[flow/config.mk]
export PLATFORM = sky130hd
export DESIGN_NAME = cpu_8b
export DESIGN_NICKNAME = cpu_8b
export VERILOG_FILES = /design/flow/design.v
export SDC_FILE = /design/flow/constraint.sdc
export NUM_CORES = 4
export LEC_CHECK = 0
export CAP_MARGIN = 40
export CORE_MARGIN = 2
export CORE_UTILIZATION = 65
export SETUP_SLACK_MARGIN = 0.12
export SLEW_MARGIN = 20
[flow/constraint.sdc]
create_clock -name core_clock -period 3.88 [get_ports {clk}]
set_input_delay 0.7760 -clock core_clock [delete_from_list [all_inputs] [get_ports {clk}]]
set_output_delay 0.7760 -clock core_clock [all_outputs]
set_load 0.01 [all_outputs]
[flow/design.v]
module control_unit(
    input wire [7:0] instr,          
    input wire [2:0] state,          
    input wire zf,                   
    input wire reset,                
    output reg [2:0] next_state,     
    output reg pc_we,                
    output reg pc_sel,               
    output reg pc_jmp_sel,           
    output reg [3:0] pc_offset,      
    output reg addr_sel,             
    output reg [3:0] addr_offset,    
    output reg mem_sel,              
    output reg mem_we,               
    output reg [2:0] alu_opcode,     
    output reg alu_sel_a,            
    output reg alu_sel_b,            
    output reg alu_we,               
    output reg zf_we,                
    output reg ir_we,                
    output reg a_sel,                
    output reg a_we,                 
    output reg b_sel,                
    output reg b_we,                 
    output reg halt                  
);
    localparam ADD    = 3'b000;
    localparam AND    = 3'b001;
    localparam NOT    = 3'b010;
    localparam LOAD   = 3'b011;
    localparam STORE  = 3'b100;
    localparam JUMP   = 3'b101;
    localparam JUMPz  = 3'b110;
    localparam HALT   = 3'b111;
    localparam FETCH      = 3'b000; 
    localparam DECODE     = 3'b001;
    localparam EXECUTE    = 3'b010;
    localparam MEMORY     = 3'b011;
    localparam WRITEBACK  = 3'b100;
    localparam HALT_STATE = 3'b101;
    localparam IDLE       = 3'b110;
    always @(*) begin
        pc_we = 0;               
        pc_sel = 0;              
        pc_jmp_sel = 0;          
        pc_offset = 4'b0000;     
        addr_sel = 0;            
        addr_offset = 4'b0000;   
        mem_sel = 0;             
        mem_we = 0;              
        alu_opcode = 3'b000;     
        alu_sel_a = 0;           
        alu_sel_b = 0;           
        alu_we = 0;              
        zf_we = 0;               
        ir_we = 0;               
        a_sel = 0;               
        a_we = 0;                
        b_sel = 0;               
        b_we = 0;                
        halt = 0;                
        next_state = FETCH;      
        if (reset) begin
            next_state = FETCH;      
        end
        else begin
            case (state)
                FETCH: begin                     
                    next_state = DECODE;         
                    pc_we = 1;                   
                    ir_we = 1;                   
                end
                DECODE: begin    
                    case (instr[7:5])       
                        ADD, AND, NOT, JUMP, JUMPz: begin
                            next_state = EXECUTE;       
                        end
                        LOAD, STORE: begin
                            next_state = MEMORY;
                        end
                        HALT: begin
                            next_state = HALT_STATE;
                        end
                    endcase
                end
                EXECUTE: begin                           
                    case (instr[7:5])
                        ADD, AND: begin
                            alu_opcode = instr[7:5];     
                            alu_sel_a = instr[3];        
                            alu_sel_b = instr[2];        
                            alu_we = 1;                  
                            zf_we = 1;                   
                            next_state = WRITEBACK;
                        end
                        NOT: begin
                            alu_opcode = instr[7:5];     
                            alu_sel_a = instr[3];        
                            alu_we = 1;                  
                            zf_we = 1;                   
                            next_state = WRITEBACK;
                        end
                        JUMP: begin
                            pc_jmp_sel = instr[4];       
                            pc_offset = instr[3:0];      
                            pc_sel = 1;                  
                            pc_we = 1;                   
                            next_state = IDLE;
                        end
                        JUMPz: begin
                            if (zf == 1) begin
                                pc_jmp_sel = instr[4];   
                                pc_offset = instr[3:0];  
                                pc_sel = 1;              
                                pc_we = 1;               
                            end
                            next_state = IDLE;
                        end
                    endcase
                end
                MEMORY: begin                                    
                    case (instr[7:5])
                        LOAD: begin
                            addr_offset = instr[3:0];    
                            addr_sel = 1;                
                            next_state = WRITEBACK;
                        end
                        STORE: begin
                            addr_offset = instr[3:0];    
                            addr_sel = 1;                
                            mem_sel = instr[4];          
                            mem_we = 1;                  
                            next_state = IDLE;
                        end
                    endcase
                end
                WRITEBACK: begin                         
                    case (instr[7:5])
                        ADD, AND, NOT: begin
                            if (instr[4] == 0) begin
                                a_sel = 1;               
                                a_we = 1;                
                            end else begin
                                b_sel = 1;               
                                b_we = 1;                
                            end
                            next_state = FETCH;
                        end
                        LOAD: begin
                            if (instr[4] == 0) begin
                                a_we = 1;            
                            end else begin
                                b_we = 1;            
                            end
                            next_state = FETCH;
                        end
                    endcase
                end 
                HALT_STATE: begin
                    halt = 1;
                    next_state = HALT_STATE;
                end
                IDLE: begin
                    next_state = FETCH;
                end
            endcase
        end
    end
endmodule
module alu(
    input wire [2:0] opcode,         
    input wire [7:0] a,              
    input wire [7:0] b,              
    output reg [7:0] y,              
    output reg zf                    
);
    localparam ADD = 3'b000;         
    localparam AND = 3'b001;         
    localparam NOT = 3'b010;         
always @(*) begin
    zf = 0;
    case (opcode)
        ADD: begin             
            y = a + b;
        end
        AND: begin              
            y = a & b;
        end
        NOT: begin              
            y = ~a;
        end
        default: begin               
            y = 8'b00000000;
        end
    endcase
    if (y == 8'b00000000) begin
        zf = 1;
    end
end
endmodule
module register #(
    parameter WIDTH = 8
)(
    input wire clk,                  
    input wire rst,                  
    input wire we,                   
    input wire [WIDTH-1:0] d,        
    output reg [WIDTH-1:0] q         
);
    always @(posedge clk) begin      
        if (rst) begin
            q <= {WIDTH{1'b0}};      
        end else if (we) begin
            q <= d;                  
        end
    end
endmodule
module mux_2to1 (
    input wire [7:0] in0,    
    input wire [7:0] in1,    
    input wire sel,          
    output wire [7:0] out    
);
    assign out = sel ? in1 : in0;
endmodule
module adder(
    input wire [7:0] a,
    input wire [7:0] b,
    output wire [7:0] sum
);
    assign sum = a + b;
endmodule
module zext(
    input wire [3:0] in,
    output wire [7:0] out
);
assign out = {4'b0000, in};
endmodule
module cpu_8b(
    input wire clk,
    input wire rst,
    output wire halt,
    output wire mem_we,
    output wire [7:0] mem_addr,
    output wire [7:0] mem_wdata,
    input wire [7:0] mem_rdata
);
    wire [7:0] mem_d_i;
    wire [7:0] mem_d_o;
    assign mem_wdata = mem_d_i;
    assign mem_d_o = mem_rdata;
    wire [2:0] alu_opcode;
    wire [7:0] alu_a;
    wire [7:0] alu_b;
    wire a_we;
    wire [7:0] a_reg_i;
    wire [7:0] a_reg_o;
    wire b_we;
    wire [7:0] b_reg_i;
    wire [7:0] b_reg_o;
    wire alu_we;
    wire [7:0] alu_res_next;
    wire [7:0] alu_res;
    wire zf_we;
    wire zf_next;
    wire zf;
    wire ir_we;
    wire [7:0] instr;
    wire [2:0] next_state;
    wire [2:0] state;
    wire pc_we;
    wire [7:0] pc_next;
    wire [7:0] pc;
    wire alu_sel_a;
    wire alu_sel_b;
    wire a_sel;
    wire b_sel;
    wire mem_sel;
    wire [7:0] offset_addr;
    wire addr_sel;
    wire [7:0] addr_offset_zext;
    wire [3:0] addr_offset;
    wire [3:0] pc_offset;
    wire [7:0] pc_offset_zext;
    wire [7:0] inc_pc;
    wire [7:0] new_pc;
    wire pc_sel;
    wire [7:0] jmp_reg_val;
    wire pc_jmp_sel;
    control_unit cpu_control(
        .instr(instr),
        .state(state),
        .zf(zf),
        .reset(rst),
        .next_state(next_state),
        .pc_we(pc_we),
        .pc_sel(pc_sel),
        .pc_jmp_sel(pc_jmp_sel),
        .pc_offset(pc_offset),
        .addr_sel(addr_sel),
        .addr_offset(addr_offset),
        .mem_sel(mem_sel),
        .mem_we(mem_we),
        .alu_opcode(alu_opcode),
        .alu_sel_a(alu_sel_a),
        .alu_sel_b(alu_sel_b),
        .alu_we(alu_we),
        .zf_we(zf_we),
        .ir_we(ir_we),
        .a_sel(a_sel),
        .a_we(a_we),
        .b_sel(b_sel),
        .b_we(b_we),
        .halt(halt)
    );
    alu alu_unit(
        .opcode(alu_opcode),
        .a(alu_a),
        .b(alu_b),
        .y(alu_res_next),
        .zf(zf_next)
    );
    register #(.WIDTH(8)) a_register(
        .clk(clk),
        .rst(rst),
        .we(a_we),
        .d(a_reg_i),
        .q(a_reg_o)
    );
    register #(.WIDTH(8)) b_register(
        .clk(clk),
        .rst(rst),
        .we(b_we),
        .d(b_reg_i),
        .q(b_reg_o)
    );
    register #(.WIDTH(8)) alu_register(
        .clk(clk),
        .rst(rst),
        .we(alu_we),
        .d(alu_res_next),
        .q(alu_res)
    );
    register #(.WIDTH(1)) zf_register(
        .clk(clk),
        .rst(rst),
        .we(zf_we),
        .d(zf_next),
        .q(zf)
    );
    register #(.WIDTH(8)) instruction_register(
        .clk(clk),
        .rst(rst),
        .we(ir_we),
        .d(mem_d_o),
        .q(instr)
    );
    register #(.WIDTH(3)) state_register(
        .clk(clk),
        .rst(rst),
        .we(1'b1),
        .d(next_state),
        .q(state)
    );
    register #(.WIDTH(8)) program_counter(
        .clk(clk),
        .rst(rst),
        .we(pc_we),
        .d(pc_next),
        .q(pc)
    );
    mux_2to1 alu_a_mux(
        .in0(a_reg_o),
        .in1(b_reg_o),
        .sel(alu_sel_a),
        .out(alu_a)
    );
    mux_2to1 alu_b_mux(
        .in0(a_reg_o),
        .in1(b_reg_o),
        .sel(alu_sel_b),
        .out(alu_b)
    );
    mux_2to1 a_register_mux(
        .in0(mem_d_o),
        .in1(alu_res),
        .sel(a_sel),
        .out(a_reg_i)
    );
    mux_2to1 b_register_mux(
        .in0(mem_d_o),
        .in1(alu_res),
        .sel(b_sel),
        .out(b_reg_i)
    );
    mux_2to1 mem_data_mux(
        .in0(a_reg_o),
        .in1(b_reg_o),
        .sel(mem_sel),
        .out(mem_d_i)
    );
    mux_2to1 mem_addr_mux(
        .in0(pc),
        .in1(offset_addr),
        .sel(addr_sel),
        .out(mem_addr)
    );
    adder addr_adder(
        .a(addr_offset_zext),
        .b(pc),
        .sum(offset_addr)
    );
    zext addr_zext(
        .in(addr_offset),
        .out(addr_offset_zext)
    );
    zext pc_zext(
        .in(pc_offset),
        .out(pc_offset_zext)
    );
    mux_2to1 pc_mux(
        .in0(inc_pc),
        .in1(new_pc),
        .sel(pc_sel),
        .out(pc_next)
    );
    adder inc_pc_adder(
        .a(pc),
        .b(8'b00000001),
        .sum(inc_pc)
    );
    adder new_pc_adder(
        .a(pc_offset_zext),
        .b(jmp_reg_val),
        .sum(new_pc)
    );
    mux_2to1 jump_mux(
        .in0(a_reg_o),
        .in1(b_reg_o),
        .sel(pc_jmp_sel),
        .out(jmp_reg_val)
    );
endmodule
[flow/run.sh]
#!/bin/bash
# the make line also repeats each setting of config.mk as NAME=value (left out here)
make -C /OpenROAD-flow-scripts/flow DESIGN_CONFIG=/design/flow/config.mk WORK_HOME=/design/flow/orfs CLKGATE_MAP_FILE= finish
==> results of run 1 <==
what timing repair did:
action / CTS / global route
pin swaps: 14 / 8
hold buffers: 0 / 0
gates resized: 25 / 12
hold endpoints to repair: 0 / 0
buffers inserted: 4 / 1
setup endpoints to repair: 12 / 4
cell type report:
cell class,instances,area (sq um)
Multi-Input combinational cell,370,2604
Sequential cell,47,942.2
Fill cell,373,890.9
Timing Repair Buffer,94,760.7
Tap cell,72,90.09
Inverter,22,82.58
Clock buffer,6,72.57
Clock inverter,1,30.03
through the flow:
| step | hold WS (ns) | worst slack (ns) | setup TNS [ns] | util |
|---|---|---|---|---|
| 2_1_floorplan | 0.4360 | -0.01186 | -0.01186 | - |
| 3_3_place_gp | 0.4418 | -0.4822 | -3.950 | 0.8018 |
| 3_5_place_dp | 0.4543 | -0.5501 | -4.993 | 0.8018 |
| 4_1_cts | 0.4701 | 0.1363 | 0 | 0.8326 |
| 5_1_grt | 0.4977 | 0.04621 | 0 | 0.8372 |
| 6_report | 0.4681 | 0.1218 | 0 | 0.8372 |
metal layers:
metal,up-vias,track usage
met5,-,0
met4,0,0.1155
met1,1775,0.4445
met3,29,0.05227
li1,1794,-
met2,153,0.5864
==> impl_metrics.yaml, run 1 <==
# flow metrics
route:
  wl_met2_um: 5066
  diodes: 0
  routed-wl-met3_um: 560
  num_vias: 3751
  first_iter_violations: 352
  avgViaCountPerCell: 6.129
  dr.pass1.iters: 6
  wl_met1_um: 4474
  topRoutingLayerUsed: "met4"
  antenna_left: 0
  drt_wl_total_um: 10380
  wl_per_cell_um: 16.96
  drc_errors: 0
logic_synthesis:
  postSynthCellCount: 462
  synth_cell_types: 64
  async_reset_ff_frac: 0
  logic_family: "simple AND/OR/NAND/NOR gates"
  common_cells: "61 x nor2_1, 55 x nand2_1, 47 x dfxtp_1"
  ys_chip_area_sq_mm: 0.003654
  ys_ff: 47
  synth_seq_share: 0.2575
  yosys_warnings: 5
  ff_type: "dfxtp_1"
  top_cells_by_area: "dfxtp_1 26%, mux2_2 7.4%, nor2_1 6.3%"
  syn_nets: 493
  compound_area_frac: 0.1877
  yosys.area_share.adder: 0.07808
  avgSynthCellArea_sq_um: 7.908
  synth-xor-area-share: 0.04555
  yosysTopAreaCell: "dfxtp_1"
  yosys_cells: 462
  yosysMostFrequentCell: "nor2_1"
  top_cell_area_share: 0.2575
  edf_count: 0
  synthesis.area_sq_mm: 0.003654
  ys_sh_mux: 0.1301
  simple_gate_share: 0.2462
placed_design:
  postPlaceCellArea_sq_mm: 0.004388
  place_congestion: 0.9812
  numPortBuffers: 27
  hpwl_um: 7837
  dp_cells: 600
clock_network:
  clkTransAtPathRegs_ns: 0.09
  cts_root_buf: "clkbuf_8"
  clock-sinks: 47
  h-tree-depth: 2
  clockBufferDepth: 2
  clkLatencyLatePin_ns: 0.30
  cts_buffers: 5
  cts_tree: "built"
final_layout:
  finalInstanceArea_sq_mm: 0.004582
  instances_no_fill: 612
  fin_nets: 571
  syn_to_final_growth_pct: 25.41
pwr:
  p_per_area_mw_per_mm2: 316.3
  p_int_mw: 0.9436
  maxPowerGroup: "sequential cells"
  swShare: 0.3488
  power_frac_comb: 0.345
  p_clk_frac: 0.245
  power.total_mw: 1.449
  p_comb_mw: 0.501
  power.leakage_nw: 1.972
  ir_drop_mv: 0.2755
  pg_clk_mw: 0.354
  switching_power_mw: 0.5055
  powerSeq_mw: 0.594
  seqPwrFrac: 0.410
final_timing:
  setup_viol: 0
  clock-skew-final_ns: 0.007399
  max_slew.worst_pin.slew_ns: 0.5887
  final_hold_viol_count: 0
  slew_headroom: 0.6054
  layout_min_cycle_time_ns: 3.758
  fin_crit_sh: 0.9686
  rsz0062_at_grt: "true"
  maxSlewViolCount: 0
  max_freq_mhz: 266.1
worst_hold_path:
  holdPathStages: 2
  hp-class: "reg2reg"
  hold_end: "alu_register.q[0]"
  min_from: "alu_register.q[0]"
setup_path:
  crit_buf_inv: 2
  cp.depth: 14
  reg2reg_from: "state_register.q[0]"
  path_class: "in2reg"
  worst_path_max_delay_cell: "or4_4"
  worstPathMaxFanout: 4
  cp.arrival_ns: 3.97
  critPathRequiredTime_ns: 4.10
  r2r-end: "zf_register.q"
  endpoint: "zf_register.q"
  reg2reg_depth: 13
  worstSetupStartpoint: "rst"
  critPathCaptureType: "flop"
  worst-r2r-setup-slack_ns: 0.26
  startpoint_type: "input pin"
  max_stage_delay_ns: 0.53
  crit_chain: "buf_6, or3_4, nor2_8, nand3_4, buf_4, mux2_2, ha_1, a211oi_2, nor2_1, nor2_2, o32ai_1, or3_1, or4_4, o31ai_2"
  critPathTopFamily: "simple AND/OR/NAND/NOR gates"
floorplanning:
  die_x_um: 78.97
  rows: 27
  dieHeight_um: 78.97
  die_area_sq_mm: 0.006236
  core_area_sq_mm: 0.005473
  fp-utilization: 0.6676
  ios: 28
global_routing:
  grt_max_degree: 36
  grt_pass1_wl_um: 17080
  antenna_found_initial: 0
  grt_overflow: 0
  grt_use_total: 0.3441
  grt_pass1_vias: 3607
run:
  max_cap_violations: 0
  log.warning_count: 30
status:
  outcome: "complete, no violations"
==> inputs of run 2 (changes only) <==
Settings changed: ABC_AREA set to 1, CAP_MARGIN 40 to 20, CORE_ASPECT_RATIO set to 1.07, CORE_UTILIZATION 65 to 62, CTS_CLUSTER_DIAMETER set to 108, GPL_ROUTABILITY_DRIVEN set to 1, GPL_TIMING_DRIVEN set to 1, MAX_ROUTING_LAYER set to met4, SETUP_SLACK_MARGIN 0.12 to unset, SLEW_MARGIN 20 to 35.
Clock period 3.88 ns to 4.19 ns, I/O delays scaled along.
==> run 2 against run 1 <==
  * Worst setup slack improved by 0.056 ns
  * Global-route usage decreased by 1.6 points
  * Clock skew increased by 0.00085 ns
  * Flip-flop count unchanged
  * Worst hold slack improved by 0.026 ns
  * Critical path type is now in2out
  * Via count increased by 4.0%
  * Combinational power decreased by 7.8%
  * Largest cell class unchanged
  * Final cell count increased by 11%
  * Clock-buffer cell count unchanged
  * Non-clock buffer count decreased by 55
==> impl_metrics.yaml, run 2 <==
# flow metrics
pwr:
  maxPowerGroup: "sequential cells"
  power.total_mw: 1.431
  p_clk_frac: 0.277
  power_frac_comb: 0.323
  swShare: 0.3606
  seqPwrFrac: 0.400
  p_comb_mw: 0.462
  p_int_mw: 0.9152
  ir_drop_mv: 0.2821
  pg_clk_mw: 0.397
  power.leakage_nw: 1.984
  switching_power_mw: 0.5160
  powerSeq_mw: 0.573
  p_per_area_mw_per_mm2: 340.9
route:
  first_iter_violations: 299
  dr.pass1.iters: 5
  wl_per_cell_um: 14.99
  diodes: 0
  antenna_left: 0
  drc_errors: 0
  num_vias: 3901
  avgViaCountPerCell: 5.728
  drt_wl_total_um: 10210
final_timing:
  maxSlewViolCount: 0
  rsz0062_at_grt: "false"
  layout_min_cycle_time_ns: 4.012
  setup_viol: 0
  fin_crit_sh: 0.9575
  max_slew.worst_pin.slew_ns: 0.6973
  slew_headroom: 0.5338
  max_freq_mhz: 249.3
  clock-skew-final_ns: 0.008246
  finalWorstSetupSlack_ns: 0.1782
  final_hold_viol_count: 0
  whs_ns: 0.4937
logic_synthesis:
  synth_cell_types: 39
  ys_sh_mux: 0.01536
  yosysTopAreaCell: "dfxtp_1"
  top_cells_by_area: "dfxtp_1 26%, nand2_1 15%, inv_1 8.3%"
  synthesis.area_sq_mm: 0.003665
  postSynthCellCount: 573
  yosys.area_share.adder: 0.07784
  simple_gate_share: 0.3503
  async_reset_ff_frac: 0
  ys_chip_area_sq_mm: 0.003665
  ys_ff: 47
  syn_nets: 604
  edf_count: 0
  ff_type: "dfxtp_1"
  synth_seq_share: 0.2567
  avgSynthCellArea_sq_um: 6.396
  yosys_warnings: 5
  common_cells: "147 x nand2_1, 81 x inv_1, 62 x nor2_1"
  synth-xor-area-share: 0.02629
  yosysMostFrequentCell: "nand2_1"
  top_cell_area_share: 0.2567
  compound_area_frac: 0.1632
  logic_family: "simple AND/OR/NAND/NOR gates"
  yosys_cells: 573
setup_path:
  max_stage_delay_ns: 0.57
  crit_buf_inv: 4
  cp.depth: 7
  worstSetupStartpoint: "rst"
  worst_path_max_delay_cell: "clkdlybuf4s50_1"
  startpoint_type: "input pin"
  endpoint: "mem_wdata[0]"
  crit_chain: "clkdlybuf4s50_1, buf_4, buf_4, nor4_2, nand2_2, o21ai_1, clkdlybuf4s50_1"
  reg2reg_depth: 18
  critPathCaptureType: "output port"
  critPathTopFamily: "buffers and inverters"
  critPathRequiredTime_ns: 3.35
  worstPathMaxFanout: 22
  cp.arrival_ns: 3.17
  reg2reg_from: "state_register.q[1]"
  r2r-end: "zf_register.q"
  worst-r2r-setup-slack_ns: 0.94
  path_class: "in2out"
final_layout:
  syn_to_final_growth_pct: 14.54
  fin_nets: 636
  finalInstanceArea_sq_mm: 0.004198
  fill_cells: 468
placed_design:
  hpwl_um: 7863
  postPlaceCellArea_sq_mm: 0.004049
  place_congestion: 0.9338
  pre_cts_slack_ns: -0.02107
  numPortBuffers: 27
clock_network:
  clock-sinks: 47
  cts_buffers: 5
  cts_root_buf: "clkbuf_8"
  clkLatencyLatePin_ns: 0.30
  hold_buffers: 0
  clkTransAtPathRegs_ns: 0.09
  clockBufferDepth: 2
  cts_tree: "built"
  h-tree-depth: 2
floorplanning:
  rows: 28
  die_x_um: 78.33
  die_area_sq_mm: 0.006542
  dieHeight_um: 83.53
  fp-utilization: 0.6538
  core_area_sq_mm: 0.005605
  ios: 28
global_routing:
  grt_pass1_vias: 3676
  antenna_found_initial: 0
  grt_pass1_wl_um: 16980
  grt_overflow: 0
  grt_max_degree: 24
  grt_use_total: 0.3281
worst_hold_path:
  hp-class: "reg2reg"
  min_from: "zf_register.q"
  hold_end: "zf_register.q"
  holdPathStages: 2
run:
  max_cap_violations: 0
  log.warning_count: 28
status:
  outcome: "complete, no violations"
## run 2: area by class of cell
| cell class | count | area, sq um | share of cell area |
|---|---|---|---|
| tap | 75 | 93.84 | 0.02235 |
| clock inverter | 2 | 60.06 | 0.01431 |
| multi-input combinational | 423 | 2331 | 0.5553 |
| timing repair buffer | 39 | 365.4 | 0.08703 |
| inverter | 89 | 334.1 | 0.07958 |
| clock buffer | 6 | 72.57 | 0.01729 |
| sequential | 47 | 940.9 | 0.2241 |
## run 2: stage by stage
step	TNS, ns	instances	utilization
detailed placement	-0.02335	673	0.7223
finish	0	681	0.7489
global placement	0	673	0.7223
CTS	0	681	0.7455
global route	0	681	0.7489
floorplan	0	573	-
## run 2: routing by layer
layer / routed length [um] / vias up / global-route usage
li1: - / 1925 / -
met1: 4273 / 1767 / 0.4019
met2: 5004 / 183 / 0.5494
met3: 657 / 26 / 0.04978
met4: 274 / 0 / 0.1132
met5: 0 / - / -
## run 2: timing repair
item                                    CTS  global route
setup buffers                             0             0
endpoints found under the setup margin    3             8
gates resized                             3             7
endpoints found under the hold margin     0             0
==> inputs of run 3 (changes only) <==
Settings changed: CORE_ASPECT_RATIO 1.07 to 1.4, CORE_UTILIZATION 62 to 72, CTS_CLUSTER_DIAMETER 108 to 221, CTS_CLUSTER_SIZE set to 98, GPL_ROUTABILITY_DRIVEN 1 to unset, GPL_TIMING_DRIVEN 1 to unset, MAX_ROUTING_LAYER met4 to unset, SETUP_SLACK_MARGIN set to 0.3, SLEW_MARGIN 35 to 20.
Clock period 4.19 ns to 4.32 ns, I/O delays scaled along.
==> run 3 against run 2 <==
  * Sequential share of layout area is 0.25 points higher
  * Core utilization grew 11 points
  * Flip-flop count unchanged
  * Synthesized cell count did not move
  * Sequential power is 2% lower
  * Worst setup slack improved by 0.26 ns
  * Power down 3.0%
  * First-iteration DRC count increased by 5.7%
  * Global-route usage rose by 5.1 points
  * Worst hold slack better by 0.027 ns
==> impl_metrics.yaml, run 3 <==
# flow metrics
clock_network:
  clkLatencyLatePin_ns: 0.32
  clockBufferDepth: 2
  cts_buffers: 5
  cts_tree: "built"
  h-tree-depth: 2
  clock-sinks: 47
  clkTransAtPathRegs_ns: 0.09
  cts_root_buf: "clkbuf_8"
logic_synthesis:
  yosysTopAreaCell: "dfxtp_1"
  syn_nets: 604
  edf_count: 0
  yosys_cells: 573
  common_cells: "147 x nand2_1, 81 x inv_1, 62 x nor2_1"
  avgSynthCellArea_sq_um: 6.396
  yosysMostFrequentCell: "nand2_1"
  async_reset_ff_frac: 0
  synth_seq_share: 0.2567
  ys_chip_area_sq_mm: 0.003665
  compound_area_frac: 0.1632
  yosys.area_share.adder: 0.07784
  postSynthCellCount: 573
  synthesis.area_sq_mm: 0.003665
  top_cells_by_area: "dfxtp_1 26%, nand2_1 15%, inv_1 8.3%"
  logic_family: "simple AND/OR/NAND/NOR gates"
  simple_gate_share: 0.3503
  ys_sh_mux: 0.01536
  top_cell_area_share: 0.2567
  synth_cell_types: 39
  ff_type: "dfxtp_1"
  ys_ff: 47
  synth-xor-area-share: 0.02629
  yosys_warnings: 5
final_layout:
  syn_to_final_growth_pct: 14.20
  instances_no_fill: 671
  fin_nets: 637
route:
  dr.pass1.iters: 6
  first_iter_violations: 316
  antenna_left: 0
  num_vias: 3926
  diodes: 0
  drt_wl_total_um: 10540
  avgViaCountPerCell: 5.851
  drc_errors: 0
  wl_per_cell_um: 15.71
run:
  max_cap_violations: 0
  log.warning_count: 29
final_timing:
  fin_crit_sh: 0.8976
  whs_ns: 0.5206
  max_freq_mhz: 257.9
  rsz0062_at_grt: "false"
  maxSlewViolCount: 0
  clock-skew-final_ns: 0.01141
  layout_min_cycle_time_ns: 3.878
  final_hold_viol_count: 0
  setup_viol: 0
  max_slew.worst_pin.slew_ns: 0.6669
  slew_headroom: 0.5541
pwr:
  p_per_area_mw_per_mm2: 331.5
  switching_power_mw: 0.5337
  p_int_mw: 0.8539
  ir_drop_mv: 0.2195
  power_frac_comb: 0.339
  p_comb_mw: 0.471
  seqPwrFrac: 0.404
  swShare: 0.3846
  powerSeq_mw: 0.561
  maxPowerGroup: "sequential cells"
  pg_clk_mw: 0.356
  power.leakage_nw: 1.982
  p_clk_frac: 0.257
global_routing:
  grt_pass1_vias: 3706
  grt_pass1_wl_um: 16780
  grt_max_degree: 26
  antenna_found_initial: 0
  grt_use_total: 0.3791
  grt_overflow: 0
setup_path:
  path_class: "in2out"
  critPathTopFamily: "buffers and inverters"
  crit_buf_inv: 4
  critPathRequiredTime_ns: 3.46
  worstPathMaxFanout: 4
  worst-r2r-setup-slack_ns: 1.24
  cp.arrival_ns: 3.01
  reg2reg_from: "state_register.q[2]"
  startpoint_type: "input pin"
  endpoint: "mem_addr[2]"
  worst_path_max_delay_cell: "clkdlybuf4s50_1"
  worstSetupStartpoint: "rst"
  critPathCaptureType: "output port"
  crit_chain: "dlygate4sd2_1, inv_2, nand2_1, nor2_1, ha_1, inv_1, fa_1, xor2_1, o21ai_0, clkdlybuf4s50_1"
  reg2reg_depth: 20
  r2r-end: "zf_register.q"
  max_stage_delay_ns: 0.56
  cp.depth: 10
worst_hold_path:
  hold_end: "zf_register.q"
  hp-class: "reg2reg"
  holdPathStages: 2
  min_from: "zf_register.q"
floorplanning:
  dieHeight_um: 88.42
  ios: 28
  rows: 30
  die_area_sq_mm: 0.005685
  core_area_sq_mm: 0.004880
  fp-utilization: 0.7510
  die_x_um: 64.30
placed_design:
  place_congestion: 0.9100
  hpwl_um: 7821
  numPortBuffers: 27
  dp_cells: 662
status:
  outcome: "complete, no violations"
[run 3: per-stage QoR]
step	total power [mW]	utilization	setup TNS (ns)	cell area [sq um]	setup WS, ns
floorplan	0.8615	-	0	3665	0.4226
global placement	0.9893	0.8269	0	4035	0.03591
global route	1.448	0.8577	0	4185	0.3296
finish	1.388	0.8577	0	4185	0.4425
detailed placement	1.009	0.8269	-0.004840	4035	-0.004840
CTS	1.362	0.8521	0	4158	0.3195
[run 3: metal layers]
layer,share of wire,global-route usage,wire length (um)
met1,0.38,0.4219,4003
met3,0.060,0.05598,635
met5,0,0,0
met2,0.52,0.6799,5429
met4,0.045,0.2340,471
[run 3: final cells by class]
class / instances / area, sq um
well taps: 64 / 80.08
flip-flops and latches: 47 / 948.4
inverters: 89 / 334.1
fillers: 319 / 694.4
clock buffers: 6 / 82.58
clock inverters: 2 / 38.79
repair buffers: 40 / 369.1
multi-input cells: 423 / 2332
[run 3: timing repair]
| item | 4_1_cts | 5_1_grt |
|---|---|---|
| pin swaps | 0 | 2 |
| buffers inserted | 0 | 1 |
| gates cloned | 0 | 0 |
| hold endpoints to repair | 0 | 0 |
| endpoints found under the setup margin | 5 | 4 |
| hold buffers | 0 | 0 |
| gates resized | 6 | 11 |
==> inputs of run 4 (changes only) <==
Settings changed: CORE_ASPECT_RATIO 1.4 to unset, CTS_CLUSTER_DIAMETER 221 to 383, CTS_CLUSTER_SIZE 98 to 100, SETUP_SLACK_MARGIN 0.3 to 0.48.
Clock period 4.32 ns to 3.31 ns, I/O delays scaled along.
==> run 4 against run 3 <==
  * The run now fails in global routing (5_1_grt)
  * Synthesized area unchanged
  * Die size fell by 0.14%
  * Synthesized cell count is the same
==> impl_metrics.yaml, run 4 <==
# yosys + openroad results
status:
  outcome: "aborted with a tool error"
  haltStage: "global routing (5_1_grt)"
  error_line: "[ERROR DPL-0038] Utilization greater than 100%, impossible to legalize"
logic_synthesis:
  ff_type: "dfxtp_1"
  avgSynthCellArea_sq_um: 6.396
  edf_count: 0
  common_cells: "147 x nand2_1, 81 x inv_1, 62 x nor2_1"
  postSynthCellCount: 573
  syn_nets: 604
  ys_chip_area_sq_mm: 0.003665
  compound_area_frac: 0.1632
  async_reset_ff_frac: 0
  synth_cell_types: 39
  yosysMostFrequentCell: "nand2_1"
  synth_seq_share: 0.2567
  logic_family: "simple AND/OR/NAND/NOR gates"
  top_cell_area_share: 0.2567
  ys_sh_mux: 0.01536
  synthesis.area_sq_mm: 0.003665
  yosys_cells: 573
  synth-xor-area-share: 0.02629
  simple_gate_share: 0.3503
  yosysTopAreaCell: "dfxtp_1"
  yosys.area_share.adder: 0.07784
  top_cells_by_area: "dfxtp_1 26%, nand2_1 15%, inv_1 8.3%"
  ys_ff: 47
  yosys_warnings: 5
clock_network:
  hold_buffers: 0
  h-tree-depth: 2
  cts_buffers: 5
  clockBufferDepth: 2
  cts_root_buf: "clkbuf_8"
  clock-sinks: 47
floorplanning:
  die_area_sq_mm: 0.005677
  rows: 25
  fp-utilization: 0.7608
  core_area_sq_mm: 0.004817
  dieHeight_um: 75.35
  ios: 28
  die_x_um: 75.35
placed_design:
  numPortBuffers: 27
  place_congestion: 0.8879
  hpwl_um: 8607
[run 4: what timing repair did]
action / CTS
buffers inserted: 13
pin swaps: 18
endpoints found under the setup margin: 31
gates cloned: 1
hold endpoints to repair: 0
gates resized: 91
[run 4: per-stage QoR]
step,instances,area [sq um],utilization,worst slack (ns),total power [mW]
2_1_floorplan,573,3720,-,0.2322,1.134
3_3_place_gp,698,4309,0.8945,-0.4419,1.355
3_5_place_dp,698,4309,0.8945,-0.5780,1.395
4_1_cts,720,4613,0.9577,0.1703,1.841
==> inputs of run 5 (changes only) <==
Settings changed: CORE_ASPECT_RATIO set to 1.07, CORE_UTILIZATION 72 to 58, CTS_CLUSTER_DIAMETER 383 to 108, CTS_CLUSTER_SIZE 100 to unset, GPL_ROUTABILITY_DRIVEN set to 1, GPL_TIMING_DRIVEN set to 1, MAX_ROUTING_LAYER set to met4, PLACE_DENSITY_LB_ADDON set to 0.15, SETUP_SLACK_MARGIN 0.48 to unset, SLEW_MARGIN 20 to 35.
Clock period 3.31 ns to 3.94 ns, I/O delays scaled along.
==> run 5 against run 4 <==
  * Now clean on timing, DRC and antenna
  * Synthesized cell count unchanged
  * Synthesized area unchanged
  * Die size increased by 23%
==> impl_metrics.yaml, run 5 <==
# flow metrics
floorplanning:
  die_area_sq_mm: 0.006971
  core_area_sq_mm: 0.006023
  die_x_um: 80.85
  dieHeight_um: 86.23
  rows: 29
  ios: 28
  fp-utilization: 0.6084
setup_path:
  critPathCaptureType: "output port"
  reg2reg_from: "state_register.q[1]"
  r2r-end: "zf_register.q"
  worstSetupStartpoint: "rst"
  startpoint_type: "input pin"
  crit_chain: "clkdlybuf4s50_1, buf_4, nor2_2, inv_1, nor2_1, ha_1, inv_1, nor2_1, o21ai_1, nand2_1, nand3_1, nor3_2, xor2_1, dlygate4sd2_1"
  max_stage_delay_ns: 0.49
  endpoint: "mem_addr[7]"
  critPathRequiredTime_ns: 3.15
  worst_path_max_delay_cell: "clkdlybuf4s50_1"
  reg2reg_depth: 17
  path_class: "in2out"
  cp.arrival_ns: 2.96
  crit_buf_inv: 5
  worst-r2r-setup-slack_ns: 0.85
  worstPathMaxFanout: 7
  critPathTopFamily: "buffers and inverters"
  cp.depth: 14
clock_network:
  clock-sinks: 47
  cts_buffers: 5
  h-tree-depth: 2
  postCtsSetupRepairBufs: 0
  cts_tree: "built"
  hold_buffers: 0
  clockBufferDepth: 2
  clkTransAtPathRegs_ns: 0.09
  cts_root_buf: "clkbuf_8"
  clkLatencyLatePin_ns: 0.31
final_timing:
  slew_headroom: 0.5256
  finalWorstSetupSlack_ns: 0.1872
  setup_viol: 0
  final_hold_viol_count: 0
  layout_min_cycle_time_ns: 3.753
  rsz0062_at_grt: "false"
  max_slew.worst_pin.slew_ns: 0.7094
  fin_crit_sh: 0.9525
  maxSlewViolCount: 0
  whs_ns: 0.4863
  clock-skew-final_ns: 0.007812
  tns_ns: 0
  max_freq_mhz: 266.5
logic_synthesis:
  compound_area_frac: 0.1632
  ys_chip_area_sq_mm: 0.003665
  yosys_cells: 573
  yosysMostFrequentCell: "nand2_1"
  logic_family: "simple AND/OR/NAND/NOR gates"
  top_cells_by_area: "dfxtp_1 26%, nand2_1 15%, inv_1 8.3%"
  simple_gate_share: 0.3503
  common_cells: "147 x nand2_1, 81 x inv_1, 62 x nor2_1"
  async_reset_ff_frac: 0
  top_cell_area_share: 0.2567
  yosys_warnings: 5
  yosysTopAreaCell: "dfxtp_1"
  ff_type: "dfxtp_1"
  edf_count: 0
  synth_cell_types: 39
  postSynthCellCount: 573
  synthesis.area_sq_mm: 0.003665
  ys_sh_mux: 0.01536
  synth-xor-area-share: 0.02629
  ys_ff: 47
  avgSynthCellArea_sq_um: 6.396
  synth_seq_share: 0.2567
  yosys.area_share.adder: 0.07784
  syn_nets: 604
run:
  log.warning_count: 26
  max_cap_violations: 0
placed_design:
  postPlaceCellArea_sq_mm: 0.004104
  numPortBuffers: 27
  dp_cells: 682
  pre_cts_slack_ns: -0.1347
  hpwl_um: 7617
  place_congestion: 0.9123
pwr:
  pg_clk_mw: 0.388
  power_frac_comb: 0.330
  p_clk_frac: 0.261
  maxPowerGroup: "sequential cells"
  ir_drop_mv: 0.3667
  power.total_mw: 1.488
  p_comb_mw: 0.491
  power.leakage_nw: 1.997
  switching_power_mw: 0.5545
  p_per_area_mw_per_mm2: 351.3
  p_int_mw: 0.9334
  seqPwrFrac: 0.409
  swShare: 0.3727
  powerSeq_mw: 0.609
global_routing:
  grt_util_met2: 0.4891
  antenna_found_initial: 0
  busiest_layer: "met2"
  grt_pass1_vias: 3562
  grt_util_met1: 0.3895
  grt_use_total: 0.3038
  grt_max_degree: 22
  grt_overflow: 0
  grt_pass1_wl_um: 16130
  met3_usage: 0.03854
route:
  dr.pass1.iters: 5
  avgViaCountPerCell: 5.509
  num_vias: 3801
  drc_errors: 0
  antenna_left: 0
  first_iter_violations: 217
  drt_wl_total_um: 9611
  wl_per_cell_um: 13.93
  diodes: 0
worst_hold_path:
  hold_end: "zf_register.q"
  hp-class: "reg2reg"
  min_from: "zf_register.q"
  holdPathStages: 2
final_layout:
  post-route-util: 0.7032
  fin_nets: 643
  finalInstanceArea_sq_mm: 0.004235
  instances_no_fill: 690
  syn_to_final_growth_pct: 15.57
status:
  outcome: "complete, no violations"
==> run 5: area by class of cell <==
cell class	count	area [sq um]
sequential	47	940.9
inverter	89	334.1
clock inverter	2	38.79
tap	77	96.34
fill	544	1788
clock buffer	6	82.58
timing repair buffer	46	410.4
multi-input combinational	423	2332
==> run 5: routing by layer <==
metal / share of wire / vias to the layer above
met5: 0 / -
met4: 0.028 / 0
met3: 0.045 / 26
met2: 0.47 / 109
met1: 0.46 / 1728
li1: - / 1938
==> run 5: what timing repair did <==
action / in CTS / in global routing
gates resized: 6 / 9
pin swaps: 0 / 0
setup endpoints to repair: 4 / 4
==> inputs of run 6 (changes only) <==
Settings changed: CORE_ASPECT_RATIO 1.07 to unset, CORE_UTILIZATION 58 to 72, CTS_CLUSTER_DIAMETER 108 to unset, GPL_ROUTABILITY_DRIVEN 1 to unset, GPL_TIMING_DRIVEN 1 to unset, MAX_ROUTING_LAYER met4 to unset, PLACE_DENSITY_LB_ADDON 0.15 to unset, SETUP_SLACK_MARGIN set to -0.21, SLEW_MARGIN 35 to 20.
Clock period 3.94 ns to 2.09 ns, I/O delays scaled along.
==> run 6 against run 5 <==
  * The run now fails in detailed placement (3_5_place_dp)
  * Synthesized cell count unchanged
  * Die size shrank 19%
  * Synthesized area stayed put
==> impl_metrics.yaml, run 6 <==
# yosys + openroad results
logic_synthesis:
  simple_gate_share: 0.3503
  ys_sh_mux: 0.01536
  yosysMostFrequentCell: "nand2_1"
  synth_cell_types: 39
  top_cells_by_area: "dfxtp_1 26%, nand2_1 15%, inv_1 8.3%"
  yosysTopAreaCell: "dfxtp_1"
  synthesis.area_sq_mm: 0.003665
  synth_seq_share: 0.2567
  compound_area_frac: 0.1632
  logic_family: "simple AND/OR/NAND/NOR gates"
  yosys_cells: 573
  ys_ff: 47
  common_cells: "147 x nand2_1, 81 x inv_1, 62 x nor2_1"
  yosys.area_share.adder: 0.07784
  async_reset_ff_frac: 0
  edf_count: 0
  synth-xor-area-share: 0.02629
  yosys_warnings: 5
  syn_nets: 604
  top_cell_area_share: 0.2567
  ff_type: "dfxtp_1"
  postSynthCellCount: 573
  ys_chip_area_sq_mm: 0.003665
  avgSynthCellArea_sq_um: 6.396
floorplanning:
  die_x_um: 75.35
  rows: 25
  core_area_sq_mm: 0.004817
  dieHeight_um: 75.35
  die_area_sq_mm: 0.005677
  fp-utilization: 0.7608
  ios: 28
status:
  outcome: "aborted with a tool error"
  error_line: "[ERROR DPL-0033] detailed placement checks failed during check placement."
  haltStage: "detailed placement (3_5_place_dp)"
placed_design:
  numPortBuffers: 27
  place_congestion: 0.9680
run 6: through the flow:
step | power (mW) | hold slack [ns] | area [sq um] | worst slack, ns | cells
after global placement | 2.329 | 0.4739 | 4757 | -1.148 | 746
after floorplan | 1.823 | 0.4575 | 3801 | -0.5055 | 573
==> inputs of run 7 (changes only) <==
Settings changed: ABC_AREA 1 to 0, CORE_ASPECT_RATIO set to 0.5, CORE_UTILIZATION 72 to 63, CTS_CLUSTER_DIAMETER set to 177, CTS_CLUSTER_SIZE set to 100, SETUP_SLACK_MARGIN -0.21 to unset, TNS_END_PERCENT set to 95.
Clock period 2.09 ns to 5.0 ns, I/O delays scaled along.
==> run 7 against run 6 <==
  * The run now finishes clean
  * Synthesized cell count is 19% lower
  * Die size up 14%
  * Synthesized area down 0.31%
==> impl_metrics.yaml, run 7 <==
# flow metrics
setup_path:
  startpoint_type: "input pin"
  worstPathMaxFanout: 5
  critPathCaptureType: "output port"
  cp.depth: 15
  worst_path_max_delay_cell: "clkdlybuf4s50_1"
  path_class: "in2out"
  r2r-end: "zf_register.q"
  critPathTopFamily: "buffers and inverters"
  reg2reg_depth: 12
  max_stage_delay_ns: 0.54
  endpoint: "mem_addr[7]"
  critPathRequiredTime_ns: 4.00
  worstSetupStartpoint: "rst"
  crit_buf_inv: 4
  cp.arrival_ns: 3.83
  worst-r2r-setup-slack_ns: 0.73
  crit_chain: "clkdlybuf4s50_1, nor2_2, nand2_1, nor2b_2, buf_4, nand2_1, inv_1, ha_1, a21o_1, a21oi_1, o21ai_0, nand3_1, nor2_1, xor2_1, clkdlybuf4s50_1"
  reg2reg_from: "instruction_register.q[6]"
pwr:
  ir_drop_mv: 0.2392
  seqPwrFrac: 0.412
  p_per_area_mw_per_mm2: 279.2
  p_clk_frac: 0.283
  swShare: 0.3599
  powerSeq_mw: 0.478
  switching_power_mw: 0.4178
  power_frac_comb: 0.305
  pg_clk_mw: 0.329
  p_int_mw: 0.7430
  p_comb_mw: 0.354
  maxPowerGroup: "sequential cells"
  power.leakage_nw: 1.719
  power.total_mw: 1.161
final_layout:
  fin_nets: 519
  post-route-util: 0.7506
  finalInstanceArea_sq_mm: 0.004158
  instances_no_fill: 562
  syn_to_final_growth_pct: 13.80
  fill_cells: 427
route:
  dr.pass1.iters: 7
  drc_errors: 0
  first_iter_violations: 451
  avgViaCountPerCell: 6.507
  antenna_left: 0
  diodes: 0
  num_vias: 3657
  drt_wl_total_um: 11000
  wl_per_cell_um: 19.57
floorplanning:
  die_x_um: 111.7
  rows: 19
  core_area_sq_mm: 0.005539
  dieHeight_um: 57.85
  die_area_sq_mm: 0.006462
  ios: 28
  fp-utilization: 0.6596
final_timing:
  final_hold_viol_count: 0
  max_freq_mhz: 206.8
  setup_viol: 0
  clock-skew-final_ns: 0.005606
  slew_headroom: 0.5852
  max_slew.worst_pin.slew_ns: 0.6213
  fin_crit_sh: 0.9669
  rsz0062_at_grt: "false"
  layout_min_cycle_time_ns: 4.834
  maxSlewViolCount: 0
clock_network:
  cts_buffers: 5
  cts_tree: "built"
  hold_buffers: 0
  clockBufferDepth: 2
  clock-sinks: 47
  h-tree-depth: 2
  clkTransAtPathRegs_ns: 0.06
  cts_root_buf: "clkbuf_16"
  clkLatencyLatePin_ns: 0.29
global_routing:
  met3_usage: 0.08577
  grt_max_degree: 36
  grt_pass1_vias: 3509
  grt_pass1_wl_um: 17700
  antenna_found_initial: 0
  grt_overflow: 0
  grt_use_total: 0.3522
  busiest_layer: "met2"
  grt_util_met1: 0.4673
  grt_util_met2: 0.5749
logic_synthesis:
  simple_gate_share: 0.2462
  ys_sh_mux: 0.1301
  yosysMostFrequentCell: "nor2_1"
  common_cells: "61 x nor2_1, 55 x nand2_1, 47 x dfxtp_1"
  compound_area_frac: 0.1877
  yosys_warnings: 5
  ys_ff: 47
  yosysTopAreaCell: "dfxtp_1"
  logic_family: "simple AND/OR/NAND/NOR gates"
  yosys.area_share.adder: 0.07808
  avgSynthCellArea_sq_um: 7.908
  top_cell_area_share: 0.2575
  synth_cell_types: 64
  postSynthCellCount: 462
  syn_nets: 493
  ys_chip_area_sq_mm: 0.003654
  edf_count: 0
  synth_seq_share: 0.2575
  synth-xor-area-share: 0.04555
  yosys_cells: 462
  async_reset_ff_frac: 0
  ff_type: "dfxtp_1"
  top_cells_by_area: "dfxtp_1 26%, mux2_2 7.4%, nor2_1 6.3%"
  synthesis.area_sq_mm: 0.003654
placed_design:
  place_congestion: 0.9693
  postPlaceCellArea_sq_mm: 0.004003
  hpwl_um: 8275
  numPortBuffers: 27
  dp_cells: 553
status:
  outcome: "complete, no violations"
worst_hold_path:
  holdPathStages: 2
  hold_end: "alu_register.q[3]"
  min_from: "alu_register.q[3]"
  hp-class: "reg2reg"
run:
  max_cap_violations: 0
  log.warning_count: 28
[run 7: stage by stage]
stage / setup TNS, ns / hold slack [ns] / setup WS, ns
final: 0 / 0.4731 / 0.1656
after global routing: 0 / 0.4860 / 0.01970
after CTS: 0 / 0.4719 / 0.002051
after detailed placement: -0.04051 / 0.4629 / -0.04051
after global placement: 0 / 0.4466 / 0.1255
after floorplan: 0 / 0.4360 / 0.6414
[run 7: metal layers]
layer	wire, um	up-vias
met5	0	-
met2	4889	225
met3	1097	32
met1	4725	1710
li1	-	1690
met4	287	0
[run 7: cell type report]
cell class	instances	area, sq um	area share
clock inverters	1	5.005	0.001204
clock buffers	7	132.6	0.03190
repair buffers	42	387.9	0.09329
well taps	73	91.34	0.02197
multi-input cells	370	2517	0.6055
flip-flops and latches	47	940.9	0.2263
inverters	22	82.58	0.01986
[run 7: what timing repair did]
| item | 4_1_cts | 5_1_grt |
|---|---|---|
| pin swaps | 1 | 1 |
| gates resized | 0 | 4 |
| endpoints found under the setup margin | 1 | 3 |
| buffers inserted | 1 | 0 |
==> inputs of run 8 (changes only) <==
Settings changed: ABC_AREA 0 to 1, CAP_MARGIN 20 to 25, CORE_ASPECT_RATIO 0.5 to 1.07, CORE_MARGIN 2 to 4, CORE_UTILIZATION 63 to 41, CTS_CLUSTER_DIAMETER 177 to 108, CTS_CLUSTER_SIZE 100 to unset, GPL_ROUTABILITY_DRIVEN set to 1, GPL_TIMING_DRIVEN set to 1, HOLD_SLACK_MARGIN set to 0.25, MAX_ROUTING_LAYER set to met4, PLACE_DENSITY_LB_ADDON set to 0.2, SLEW_MARGIN 20 to 35, TNS_END_PERCENT 95 to unset.
Clock period 5.0 ns to 4.38 ns, I/O delays scaled along.
==> run 8 against run 7 <==
  * Still clean on timing, DRC and antenna
  * Die size rose by 63%
  * Worst hold slack improved by 0.017 ns
  * Global-route usage fell by 16 points
  * Final cell count rose by 27%
  * Critical endpoint unchanged
  * Largest cell class unchanged
  * Highest routed layer unchanged
==> impl_metrics.yaml, run 8 <==
# flow metrics
floorplanning:
  ios: 28
  die_x_um: 99.40
  fp-utilization: 0.4227
  rows: 35
  die_area_sq_mm: 0.01052
  core_area_sq_mm: 0.008671
  dieHeight_um: 105.8
final_layout:
  fin_nets: 633
  instances_no_fill: 714
  finalInstanceArea_sq_mm: 0.004168
  combGateArea_sq_mm: 0.002325
  syn_to_final_growth_pct: 13.72
  fill_cells: 926
  regArea_sq_um: 942.2
clock_network:
  clock-sinks: 47
  clkLatencyLatePin_ns: 0.30
  cts_tree: "built"
  clockBufferDepth: 2
  postCtsSetupRepairBufs: 0
  h-tree-depth: 2
  cts_buffers: 5
  clkTransAtPathRegs_ns: 0.09
  cts_root_buf: "clkbuf_8"
route:
  avgViaCountPerCell: 5.083
  num_vias: 3629
  diodes: 0
  wl_per_cell_um: 13.63
  drt_wl_total_um: 9730
  antenna_left: 0
  dr.pass1.iters: 4
  drc_errors: 0
  first_iter_violations: 258
logic_synthesis:
  synth_cell_types: 39
  top_cells_by_area: "dfxtp_1 26%, nand2_1 15%, inv_1 8.3%"
  syn_nets: 604
  yosysTopAreaCell: "dfxtp_1"
  ys_ff: 47
  synth_seq_share: 0.2567
  ff_type: "dfxtp_1"
  yosys_warnings: 5
  logic_family: "simple AND/OR/NAND/NOR gates"
  compound_area_frac: 0.1632
  synthesis.area_sq_mm: 0.003665
  edf_count: 0
  async_reset_ff_frac: 0
  yosys.area_share.adder: 0.07784
  yosys_cells: 573
  ys_chip_area_sq_mm: 0.003665
  simple_gate_share: 0.3503
  synth-xor-area-share: 0.02629
  top_cell_area_share: 0.2567
  common_cells: "147 x nand2_1, 81 x inv_1, 62 x nor2_1"
  avgSynthCellArea_sq_um: 6.396
  yosysMostFrequentCell: "nand2_1"
  ys_sh_mux: 0.01536
  postSynthCellCount: 573
pwr:
  p_int_mw: 0.7624
  powerSeq_mw: 0.549
  switching_power_mw: 0.4927
  power_frac_comb: 0.348
  swShare: 0.3925
  p_comb_mw: 0.437
  power.leakage_nw: 1.914
  pg_clk_mw: 0.269
  ir_drop_mv: 0.1229
  seqPwrFrac: 0.437
  p_per_area_mw_per_mm2: 301.1
  p_clk_frac: 0.215
  power.total_mw: 1.255
  maxPowerGroup: "sequential cells"
status:
  outcome: "complete, no violations"
setup_path:
  r2r-end: "zf_register.q"
  critPathRequiredTime_ns: 3.50
  worstSetupStartpoint: "rst"
  critPathTopFamily: "buffers and inverters"
  reg2reg_from: "state_register.q[1]"
  startpoint_type: "input pin"
  worst_path_max_delay_cell: "clkdlybuf4s50_1"
  cp.depth: 13
  crit_chain: "clkdlybuf4s50_1, nor2_2, inv_1, nor2_1, ha_1, inv_1, nor2_1, o21ai_0, nand2_1, nand3_1, nor3_2, xor2_1, clkdlybuf4s50_1"
  max_stage_delay_ns: 0.54
  worstPathMaxFanout: 5
  reg2reg_depth: 16
  cp.arrival_ns: 3.33
  worst-r2r-setup-slack_ns: 1.37
  endpoint: "mem_addr[7]"
  crit_buf_inv: 4
  path_class: "in2out"
  critPathCaptureType: "output port"
final_timing:
  clock-skew-final_ns: 0.006274
  maxSlewViolCount: 0
  final_hold_viol_count: 0
  setup_viol: 0
  layout_min_cycle_time_ns: 4.202
  slew_headroom: 0.5669
  fin_crit_sh: 0.9593
  rsz0062_at_grt: "false"
  tns_ns: 0
  max_freq_mhz: 238.0
  max_slew.worst_pin.slew_ns: 0.6478
  whs_ns: 0.4905
placed_design:
  numPortBuffers: 27
  dp_cells: 706
  place_congestion: 0.9171
  hpwl_um: 7849
  postPlaceCellArea_sq_mm: 0.004071
worst_hold_path:
  min_from: "zf_register.q"
  holdPathStages: 2
  hold_end: "zf_register.q"
  hp-class: "reg2reg"
global_routing:
  grt_overflow: 0
  grt_max_degree: 31
  grt_pass1_vias: 3436
  grt_use_total: 0.1927
  antenna_found_initial: 0
  grt_pass1_wl_um: 16300
run:
  max_cap_violations: 0
  log.warning_count: 26
[run 8: final cells by class]
| type | count | area share |
|---|---|---|
| flip-flops and latches | 47 | 0.2261 |
| repair buffers | 36 | 0.08166 |
| multi-input cells | 423 | 0.5578 |
| clock inverters | 3 | 0.004503 |
| inverters | 89 | 0.08016 |
| well taps | 111 | 0.03332 |
| clock buffers | 5 | 0.01651 |
[run 8: per-layer routing]
metal | up-vias | global-route usage | wire, um
li1 | 1911 | - | -
met5 | - | - | 0
met2 | 71 | 0.3273 | 4687
met3 | 12 | 0.02316 | 322
met1 | 1635 | 0.2437 | 4532
met4 | 0 | 0.04585 | 188
[run 8: stage by stage]
stage,setup WS (ns),util
global route,0.007411,0.4807
floorplan,0.4586,-
CTS,0.08768,0.4797
detailed placement,0.09043,0.4696
global placement,0.1067,0.4696
finish,0.1782,0.4807
[run 8: repair_timing]
item / 4_1_cts / 5_1_grt
endpoints found under the setup margin: 0 / 2
hold buffers: 0 / 0
gates resized: 0 / 3
==> inputs of run 9 (changes only) <==
Settings changed: CAP_MARGIN 25 to 5, CORE_ASPECT_RATIO 1.07 to 1.4, CORE_MARGIN 4 to 2, CORE_UTILIZATION 41 to 72, CTS_CLUSTER_DIAMETER 108 to 221, CTS_CLUSTER_SIZE set to 98, GPL_ROUTABILITY_DRIVEN 1 to unset, GPL_TIMING_DRIVEN 1 to unset, HOLD_SLACK_MARGIN 0.25 to unset, MAX_ROUTING_LAYER met4 to unset, PLACE_DENSITY_LB_ADDON 0.2 to unset, SETUP_SLACK_MARGIN set to 1.16, SLEW_MARGIN 35 to 20, TNS_END_PERCENT set to 5.
Clock period 4.38 ns to 3.98 ns, I/O delays scaled along.
==> run 9 against run 8 <==
  * Via count up 22%
  * Global-route usage is 23 points higher
  * Register-to-register slack worse by 0.48 ns
  * Die size is 46% lower
  * Routed wire length is 36% higher
  * Sequential share of layout area is 0.79 points lower
  * First-iteration DRC count grew to 2.7 times the previous value
  * Design area grew 5.7%
==> impl_metrics.yaml, run 9 <==
# flow metrics
pwr:
  p_clk_frac: 0.197
  ir_drop_mv: 0.2472
  p_comb_mw: 0.613
  power.total_mw: 1.547
  p_per_area_mw_per_mm2: 351.3
  maxPowerGroup: "sequential cells"
  p_int_mw: 0.8718
  seqPwrFrac: 0.407
  swShare: 0.4365
  power.leakage_nw: 2.098
  switching_power_mw: 0.6753
  powerSeq_mw: 0.629
  power_frac_comb: 0.396
  pg_clk_mw: 0.305
final_layout:
  fill_cells: 229
  post-route-util: 0.9026
  fin_nets: 657
  finalInstanceArea_sq_mm: 0.004404
  regArea_sq_um: 960.9
  syn_to_final_growth_pct: 20.18
  combGateArea_sq_mm: 0.002436
placed_design:
  place_congestion: 0.9716
  numPortBuffers: 27
  postPlaceCellArea_sq_mm: 0.004110
  hpwl_um: 7654
logic_synthesis:
  syn_nets: 604
  yosys_warnings: 5
  synth_seq_share: 0.2567
  simple_gate_share: 0.3503
  ys_chip_area_sq_mm: 0.003665
  edf_count: 0
  compound_area_frac: 0.1632
  synthesis.area_sq_mm: 0.003665
  top_cells_by_area: "dfxtp_1 26%, nand2_1 15%, inv_1 8.3%"
  yosys_cells: 573
  yosysTopAreaCell: "dfxtp_1"
  yosys.area_share.adder: 0.07784
  async_reset_ff_frac: 0
  ff_type: "dfxtp_1"
  yosysMostFrequentCell: "nand2_1"
  postSynthCellCount: 573
  common_cells: "147 x nand2_1, 81 x inv_1, 62 x nor2_1"
  logic_family: "simple AND/OR/NAND/NOR gates"
  ys_ff: 47
  ys_sh_mux: 0.01536
  synth-xor-area-share: 0.02629
  top_cell_area_share: 0.2567
  synth_cell_types: 39
  avgSynthCellArea_sq_um: 6.396
setup_path:
  r2r-end: "zf_register.q"
  startpoint_type: "flop"
  critPathRequiredTime_ns: 3.18
  crit_chain: "nand2_4, nor2_4, nand3_4, nor2_4, ha_2, inv_2, fa_2, nor2_2, o21ai_1, nand2_1, nand2_2, buf_4, xor2_1, buf_2"
  critPathCaptureType: "output port"
  cp.depth: 14
  cp.arrival_ns: 2.65
  worst_path_max_delay_cell: "dfxtp_2"
  path_class: "reg2out"
  worst-r2r-setup-slack_ns: 0.89
  max_stage_delay_ns: 0.42
  reg2reg_depth: 20
  worstSetupStartpoint: "state_register.q[1]"
  crit_buf_inv: 3
  endpoint: "mem_addr[4]"
  crit_top_cell: "nor2_4"
  critPathTopFamily: "simple AND/OR/NAND/NOR gates"
  worstPathMaxFanout: 5
  reg2reg_from: "instruction_register.q[7]"
final_timing:
  max_slew.worst_pin.slew_ns: 0.8015
  slew_headroom: 0.4640
  fin_crit_sh: 0.8646
  max_freq_mhz: 290.6
  setup_viol: 0
  maxSlewViolCount: 0
  final_hold_viol_count: 0
  layout_min_cycle_time_ns: 3.441
  rsz0062_at_grt: "true"
  clock-skew-final_ns: 0.01426
status:
  outcome: "complete, no violations"
route:
  diodes: 0
  drt_wl_total_um: 13220
  drc_errors: 0
  dr.pass1.iters: 14
  antenna_left: 0
  first_iter_violations: 686
  num_vias: 4441
  avgViaCountPerCell: 6.436
  wl_per_cell_um: 19.16
global_routing:
  grt_pass1_vias: 3942
  grt_overflow: 0
  grt_pass1_wl_um: 18540
  grt_use_total: 0.4200
  grt_max_degree: 30
  antenna_found_initial: 0
worst_hold_path:
  hold_end: "alu_register.q[2]"
  holdPathStages: 2
  min_from: "alu_register.q[2]"
  hp-class: "reg2reg"
clock_network:
  h-tree-depth: 2
  cts_root_buf: "clkbuf_8"
  hold_buffers: 0
  cts_buffers: 5
  clkTransAtPathRegs_ns: 0.10
  cts_tree: "built"
  clkLatencyLatePin_ns: 0.33
  clockBufferDepth: 2
  clock-sinks: 47
run:
  log.warning_count: 31
  max_cap_violations: 0
floorplanning:
  die_area_sq_mm: 0.005685
  rows: 30
  ios: 28
  die_x_um: 64.30
  dieHeight_um: 88.42
  fp-utilization: 0.7510
  core_area_sq_mm: 0.004880
==> run 9: timing repair <==
| action | 4_1_cts | 5_1_grt |
|---|---|---|
| endpoints found under the hold margin | 0 | 0 |
| pin swaps | 11 | 10 |
| buffers inserted | 6 | 7 |
| setup endpoints to repair | 33 | 31 |
| cloned | 0 | 0 |
| gates resized | 62 | 22 |
==> run 9: area by class of cell <==
class,count,share of cell area
Clock inverter,2,0.003125
Inverter,89,0.07926
Timing Repair Buffer,60,0.1125
Sequential cell,47,0.2182
Clock buffer,5,0.01563
Multi-Input combinational cell,423,0.5531
Tap cell,64,0.01818
==> run 9: stage by stage <==
stage          std cells  setup WS (ns)  setup TNS [ns]  hold WS, ns
2_1_floorplan        573         0.6342               0       0.4575
3_3_place_gp         670       -0.02996        -0.05766       0.4844
3_5_place_dp         670        -0.1041         -0.2826       0.4930
4_1_cts              683         0.6641               0       0.5179
5_1_grt              690         0.4981               0       0.5382
6_report             690         0.5388               0       0.5261
==> run 9: routing by layer <==
metal / vias to the layer above / track usage / wire length, um
li1: 1958 / - / -
met1: 1983 / 0.4478 / 4510
met2: 367 / 0.7358 / 6204
met3: 133 / 0.08142 / 1314
met4: 0 / 0.3133 / 1189
met5: - / 0 / 0
==> inputs of run 10 (changes only) <==
Settings changed: ABC_AREA 1 to unset, CAP_MARGIN 5 to 40, CELL_PAD_IN_SITES_GLOBAL_PLACEMENT set to 3, CORE_ASPECT_RATIO 1.4 to unset, CORE_MARGIN 2 to 6, CORE_UTILIZATION 72 to 62, CTS_CLUSTER_DIAMETER 221 to 299, CTS_CLUSTER_SIZE 98 to 30, GPL_ROUTABILITY_DRIVEN set to 1, MAX_ROUTING_LAYER set to met5, SETUP_SLACK_MARGIN 1.16 to unset, TNS_END_PERCENT 5 to unset.
Clock period 3.98 ns to 5.0 ns, I/O delays scaled along.
==> run 10 against run 9 <==
  * The run now fails in global placement without I/O (3_1_place_gp_skip_io)
  * Die size increased by 39%
  * Synthesized area shrank 0.31%
  * Synthesized cell count down 19%
==> impl_metrics.yaml, run 10 <==
# yosys + openroad results
logic_synthesis:
  synthesis.area_sq_mm: 0.003654
  top_cells_by_area: "dfxtp_1 26%, mux2_2 7.4%, nor2_1 6.3%"
  common_cells: "61 x nor2_1, 55 x nand2_1, 47 x dfxtp_1"
  ys_ff: 47
  top_cell_area_share: 0.2575
  edf_count: 0
  syn_nets: 493
  yosys_cells: 462
  yosysTopAreaCell: "dfxtp_1"
  async_reset_ff_frac: 0
  synth-xor-area-share: 0.04555
  simple_gate_share: 0.2462
  ff_type: "dfxtp_1"
  yosys.area_share.adder: 0.07808
  logic_family: "simple AND/OR/NAND/NOR gates"
  yosysMostFrequentCell: "nor2_1"
  compound_area_frac: 0.1877
  postSynthCellCount: 462
  synth_cell_types: 64
  avgSynthCellArea_sq_um: 7.908
  synth_seq_share: 0.2575
  yosys_warnings: 5
  ys_chip_area_sq_mm: 0.003654
  ys_sh_mux: 0.1301
floorplanning:
  core_area_sq_mm: 0.005574
  fp-utilization: 0.6554
  die_area_sq_mm: 0.007879
  die_x_um: 88.77
  rows: 27
  dieHeight_um: 88.77
status:
  haltStage: "global placement without I/O (3_1_place_gp_skip_io)"
  outcome: "aborted with a tool error"
  error_line: "[ERROR GPL-0301] Utilization 142.613 % exceeds 100%."
==> inputs of run 11 (changes only) <==
Settings changed: ABC_AREA set to 1, CAP_MARGIN 40 to 20, CELL_PAD_IN_SITES_GLOBAL_PLACEMENT 3 to 2, CORE_ASPECT_RATIO set to 1.93, CORE_MARGIN 6 to 2, CORE_UTILIZATION 62 to 40, CTS_CLUSTER_DIAMETER 299 to 384, CTS_CLUSTER_SIZE 30 to 100, GPL_ROUTABILITY_DRIVEN 1 to unset, MAX_ROUTING_LAYER met5 to unset, TNS_END_PERCENT set to 40.
==> run 11 against run 10 <==
  * Synthesized area grew 0.31%
  * Now clean on timing, DRC and antenna
  * Die size grew 27%
  * Synthesized cell count grew 24%
==> impl_metrics.yaml, run 11 <==
# flow metrics
status:
  outcome: "complete, no violations"
placed_design:
  hpwl_um: 9161
  place_congestion: 0.8535
  numPortBuffers: 27
  postPlaceCellArea_sq_mm: 0.004028
  pre_cts_slack_ns: 0.3365
  dp_cells: 691
route:
  num_vias: 3631
  routed-wl-met3_um: 190
  drt_wl_total_um: 11030
  antenna_left: 0
  dr.pass1.iters: 4
  avgViaCountPerCell: 5.202
  wl_met2_um: 6305
  diodes: 0
  wl_per_cell_um: 15.80
  topRoutingLayerUsed: "met4"
  drc_errors: 0
  first_iter_violations: 177
  wl_met1_um: 4114
final_timing:
  rsz0062_at_grt: "false"
  clock-skew-final_ns: 0.003469
  fin_crit_sh: 0.9276
  final_hold_viol_count: 0
  setup_viol: 0
  maxSlewViolCount: 0
  layout_min_cycle_time_ns: 4.638
  finalWorstSetupSlack_ns: 0.3621
  tns_ns: 0
  slew_headroom: 0.5566
  whs_ns: 0.5055
  max_slew.worst_pin.slew_ns: 0.6631
  max_freq_mhz: 215.6
pwr:
  switching_power_mw: 0.4502
  power.leakage_nw: 1.908
  p_clk_frac: 0.306
  maxPowerGroup: "sequential cells"
  power.total_mw: 1.251
  p_per_area_mw_per_mm2: 298.6
  swShare: 0.3598
  seqPwrFrac: 0.383
  powerSeq_mw: 0.479
  ir_drop_mv: 0.1285
  power_frac_comb: 0.311
  p_comb_mw: 0.389
  p_int_mw: 0.8010
  pg_clk_mw: 0.383
final_layout:
  combGateArea_sq_mm: 0.002320
  syn_to_final_growth_pct: 14.34
  finalInstanceArea_sq_mm: 0.004190
  fin_nets: 629
  fill_cells: 993
  regArea_sq_um: 940.9
  instances_no_fill: 698
  post-route-util: 0.4683
worst_hold_path:
  min_from: "alu_register.q[5]"
  hold_end: "alu_register.q[5]"
  hp-class: "reg2reg"
  holdPathStages: 2
logic_synthesis:
  postSynthCellCount: 573
  synth-xor-area-share: 0.02629
  yosys_warnings: 5
  edf_count: 0
  top_cell_area_share: 0.2567
  common_cells: "147 x nand2_1, 81 x inv_1, 62 x nor2_1"
  ys_sh_mux: 0.01536
  synthesis.area_sq_mm: 0.003665
  yosysTopAreaCell: "dfxtp_1"
  compound_area_frac: 0.1632
  yosysMostFrequentCell: "nand2_1"
  ys_chip_area_sq_mm: 0.003665
  synth_cell_types: 39
  synth_seq_share: 0.2567
  ys_ff: 47
  yosys_cells: 573
  yosys.area_share.adder: 0.07784
  syn_nets: 604
  top_cells_by_area: "dfxtp_1 26%, nand2_1 15%, inv_1 8.3%"
  logic_family: "simple AND/OR/NAND/NOR gates"
  async_reset_ff_frac: 0
  simple_gate_share: 0.3503
  avgSynthCellArea_sq_um: 6.396
  ff_type: "dfxtp_1"
setup_path:
  cp.depth: 14
  reg2reg_from: "instruction_register.q[5]"
  critPathRequiredTime_ns: 4.00
  startpoint_type: "input pin"
  path_class: "in2out"
  reg2reg_depth: 18
  worst-r2r-setup-slack_ns: 1.65
  worstSetupStartpoint: "rst"
  worstPathMaxFanout: 4
  crit_chain: "clkdlybuf4s50_1, inv_2, nand2_1, nor2_1, ha_1, inv_1, fa_1, nor2_1, o21ai_0, nand2_1, nand2_1, nor2_1, xor2_1, clkdlybuf4s50_1"
  critPathCaptureType: "output port"
  crit_buf_inv: 4
  cp.arrival_ns: 3.64
  r2r-end: "zf_register.q"
  worst_path_max_delay_cell: "clkdlybuf4s50_1"
  max_stage_delay_ns: 0.55
  critPathTopFamily: "buffers and inverters"
  endpoint: "mem_addr[6]"
clock_network:
  h-tree-depth: 2
  clock-sinks: 47
  cts_tree: "built"
  clkTransAtPathRegs_ns: 0.06
  clockBufferDepth: 2
  cts_buffers: 5
  postCtsSetupRepairBufs: 0
  hold_buffers: 0
  clkLatencyLatePin_ns: 0.29
  cts_root_buf: "clkbuf_16"
  cts_resized: 0
run:
  log.warning_count: 28
  max_cap_violations: 0
floorplanning:
  dieHeight_um: 137.0
  die_area_sq_mm: 0.009985
  die_x_um: 72.90
  rows: 48
  ios: 28
  core_area_sq_mm: 0.008949
  fp-utilization: 0.4095
global_routing:
  grt_max_degree: 30
  grt_use_total: 0.2378
  antenna_found_initial: 0
  grt_overflow: 0
  grt_pass1_wl_um: 17920
  grt_pass1_vias: 3615
## run 11: layout make-up
cell class | count | area share
Inverter | 89 | 0.07973
Clock inverter | 2 | 0.008958
Clock buffer | 5 | 0.02986
Sequential cell | 47 | 0.2245
Multi-Input combinational cell | 423 | 0.5536
Tap cell | 100 | 0.02986
Timing Repair Buffer | 32 | 0.07345
## run 11: per-layer routing
layer	global-route usage	vias to the layer above
met3	0.01767	16
met2	0.4737	59
met1	0.2385	1652
li1	-	1904
met5	0	-
met4	0.1070	0
Power and IR drop assume default switching activity.
